==> exp/sierra <==
// vedic_multiplier_32x32_pipelined
module vedic_multiplier_32x32_pipelined(
    input clk,
    input [31:0] a, b,
    output reg [63:0] result_32x32
);
    wire [31:0] q0, q1, q2, q3;
    reg [31:0] q0_reg, q1_reg, q2_reg, q3_reg;
    reg [31:0] w1_reg;
    reg [47:0] w2, w3, w4_reg, w5_reg, w6_reg;
    reg [15:0] lo_d1, lo_d2, lo_d3;
    vedic_multiplier_16x16 v16_0(.a(a[15:0]), .b(b[15:0]), .result_16x16(q0));
    vedic_multiplier_16x16 v16_1(.a(a[15:0]), .b(b[31:16]), .result_16x16(q1));
    vedic_multiplier_16x16 v16_2(.a(a[31:16]), .b(b[15:0]), .result_16x16(q2));
    vedic_multiplier_16x16 v16_3(.a(a[31:16]), .b(b[31:16]), .result_16x16(q3));
    always @(posedge clk) begin
        q0_reg <= q0;
        q1_reg <= q1;
        q2_reg <= q2;
        q3_reg <= q3;
    end
    always @(posedge clk) begin
        w1_reg <= {16'b0, q0_reg[31:16]} + q1_reg;
    end
    always @(posedge clk) begin
        w2 <= {16'b0, q2_reg};
        w3 <= {q3_reg, 16'b0};
        w4_reg <= w2 + w3;
    end
    always @(posedge clk) begin
        w5_reg <= {16'b0, w1_reg};
        w6_reg <= w4_reg + w5_reg;
    end
    always @(posedge clk) begin
        lo_d1 <= q0_reg[15:0];
        lo_d2 <= lo_d1;
        lo_d3 <= lo_d2;
    end
	 always @(posedge clk) begin
	     result_32x32[63:16] <= w6_reg;
        result_32x32[15:0] <= lo_d3;
	 end 
endmodule
==> flow/config.mk <==
export PLATFORM = sky130hd
export DESIGN_NAME = vedic_multiplier_32x32_pipelined
export DESIGN_NICKNAME = vedic_multiplier_32x32_pipelined
export VERILOG_FILES = /design/flow/design.v
export SDC_FILE = /design/flow/constraint.sdc
export NUM_CORES = 4
export LEC_CHECK = 0
export CAP_MARGIN = 15
export CELL_PAD_IN_SITES_DETAIL_PLACEMENT = 0
export CORE_MARGIN = 2
export CORE_UTILIZATION = 72
export CTS_CLUSTER_SIZE = 32
export GPL_ROUTABILITY_DRIVEN = 1
export HOLD_SLACK_MARGIN = -0.08
export PLACE_DENSITY = 0.66
export SETUP_SLACK_MARGIN = -0.59
export SLEW_MARGIN = 20
export TNS_END_PERCENT = 5
==> flow/constraint.sdc <==
create_clock -name core_clock -period 6.24 [get_ports {clk}]
set_input_delay 1.2480 -clock core_clock [delete_from_list [all_inputs] [get_ports {clk}]]
set_output_delay 1.2480 -clock core_clock [all_outputs]
set_load 0.01 [all_outputs]
run.sh (not shown) runs the stock make flow with config.mk's settings and CLKGATE_MAP_FILE=.
==> exp/amber: changes against exp/sierra <==
CAP_MARGIN = 20   (was 15)
CELL_PAD_IN_SITES_DETAIL_PLACEMENT = unset   (was 0)
CTS_CLUSTER_SIZE = 42   (was 32)
GPL_ROUTABILITY_DRIVEN = unset   (was 1)
HOLD_SLACK_MARGIN = unset   (was -0.08)
PLACE_DENSITY = unset   (was 0.66)
PLACE_DENSITY_LB_ADDON = 0.01   (was unset)
SETUP_SLACK_MARGIN = 1.01   (was -0.59)
TNS_END_PERCENT = unset   (was 5)
==> flow/constraint.sdc (replaced) <==
create_clock -name core_clock -period 9.32 [get_ports {clk}]
set_input_delay 1.8640 -clock core_clock [delete_from_list [all_inputs] [get_ports {clk}]]
set_output_delay 1.8640 -clock core_clock [all_outputs]
set_load 0.01 [all_outputs]
==> qor summary <==
|  | exp/sierra | exp/amber |
|---|---|---|
| Result of the run | finished with violations | finished with violations |
| Reasons for failing layout checks | setup timing | setup timing |
| Highest net fanout along the worst path | 4 | 12 |
| Met3 layer usage reported by global route | 6.02% | 7.48% |
| Data arrival time at the worst-slack endpoint | 10200 ps | 11320 ps |
| GRT Total Usage | 38.9% | 40.6% |
| Placed instance count | 8789 | 8594 |
| Fraction of the cycle the final worst path needs | 155% | 116% |
| Share of the final layout cell area in multi-input gates | 67.9% | 68.9% |
| Hold WS | 315 ps | 294 ps |
| Start point of the critical path | a[1] | b[3] |
| Worst R2R Start | w5_reg[3] | q1_reg[0] |
| Starting DRT DRC Count | 3312 | 4773 |
| Endpoint, Worst Hold | result_32x32[13] | lo_d2[15] |
| Worst setup timing slack at the placement stage | -4440 ps | -1850 ps |
| Flop share of the area | 12.3% | 12.0% |
| Total detailed-routing wirelength | 179000 µm | 213000 µm |
| Comb. cell area | 0.0514 mm² | 0.0533 mm² |


==> trial 56 <==
Starting RTL as in the previous note.
Settings: LEC_CHECK=0, CAP_MARGIN=30, CELL_PAD_IN_SITES_GLOBAL_PLACEMENT=1, CORE_ASPECT_RATIO=1.04, CORE_MARGIN=8, CORE_UTILIZATION=31, GPL_ROUTABILITY_DRIVEN=0, GPL_TIMING_DRIVEN=1, MIN_ROUTING_LAYER=met2, SETUP_SLACK_MARGIN=1.08, SLEW_MARGIN=0, TNS_END_PERCENT=65; clock period 8.47 ns.
==> trial 8: changes against trial 56 <==
CAP_MARGIN = 20   (was 30)
CELL_PAD_IN_SITES_GLOBAL_PLACEMENT = unset   (was 1)
CORE_ASPECT_RATIO = unset   (was 1.04)
CORE_MARGIN = 2   (was 8)
CORE_UTILIZATION = 57   (was 31)
GPL_ROUTABILITY_DRIVEN = unset   (was 0)
GPL_TIMING_DRIVEN = unset   (was 1)
MIN_ROUTING_LAYER = unset   (was met2)
SETUP_SLACK_MARGIN = 1.63   (was 1.08)
SLEW_MARGIN = 20   (was 0)
TNS_END_PERCENT = unset   (was 65)
==> flow/constraint.sdc (replaced) <==
create_clock -name core_clock -period 7.95 [get_ports {clk}]
set_input_delay 1.5900 -clock core_clock [delete_from_list [all_inputs] [get_ports {clk}]]
set_output_delay 1.5900 -clock core_clock [all_outputs]
set_load 0.01 [all_outputs]
==> trial 67: changes against trial 56 <==
CAP_MARGIN = 15   (was 30)
CELL_PAD_IN_SITES_GLOBAL_PLACEMENT = unset   (was 1)
CORE_ASPECT_RATIO = unset   (was 1.04)
CORE_MARGIN = 2   (was 8)
CORE_UTILIZATION = 71   (was 31)
GPL_ROUTABILITY_DRIVEN = unset   (was 0)
GPL_TIMING_DRIVEN = unset   (was 1)
MIN_ROUTING_LAYER = unset   (was met2)
SETUP_SLACK_MARGIN = 1.53   (was 1.08)
SLEW_MARGIN = 20   (was 0)
TNS_END_PERCENT = unset   (was 65)
==> flow/constraint.sdc (replaced) <==
create_clock -name core_clock -period 6.24 [get_ports {clk}]
set_input_delay 1.2480 -clock core_clock [delete_from_list [all_inputs] [get_ports {clk}]]
set_output_delay 1.2480 -clock core_clock [all_outputs]
set_load 0.01 [all_outputs]
==> run_results.csv <==
group,metric,value,unit
sta,finalSetupViolations,70,
global_routing,gr-usage-met3,36.0,%
sta,fin_ws,-1.35,ns
run_status,violations,"setup timing",
run_status,status,"failed layout checks",
critical_path,required,9.01,ns
critical_path,timing.rr.end,"w1_reg[24]",
# the run above: trial 56

==> run_results.csv <==
group,metric,value,unit
sta,finalSetupViolations,93,
critical_path,timing.rr.end,"w6_reg[45]",
floorplan,core_area,0.0868,sq mm
critical_path,required,6.80,ns
run_status,violations,"antenna rules, setup timing",
sta,fin_ws,-3.77,ns
drt,ant_nets,1,
run_status,status,"failed layout checks",
global_routing,gr-usage-met3,6.45,%
# the run above: trial 67

==> run_results.csv <==
group,metric,value,unit
critical_path,timing.rr.end,"w1_reg[18]",
cells_and_area,regArea,0.00929,sq mm
drt,vias_per_cell,5.30,
sta,finalSetupViolations,82,
floorplan,core_area,0.109,sq mm
critical_path,required,8.49,ns
run_status,violations,"setup timing",
run_status,status,"failed layout checks",
sta,fin_ws,-1.89,ns
global_routing,gr-usage-met3,2.60,%
# the run above: trial 8

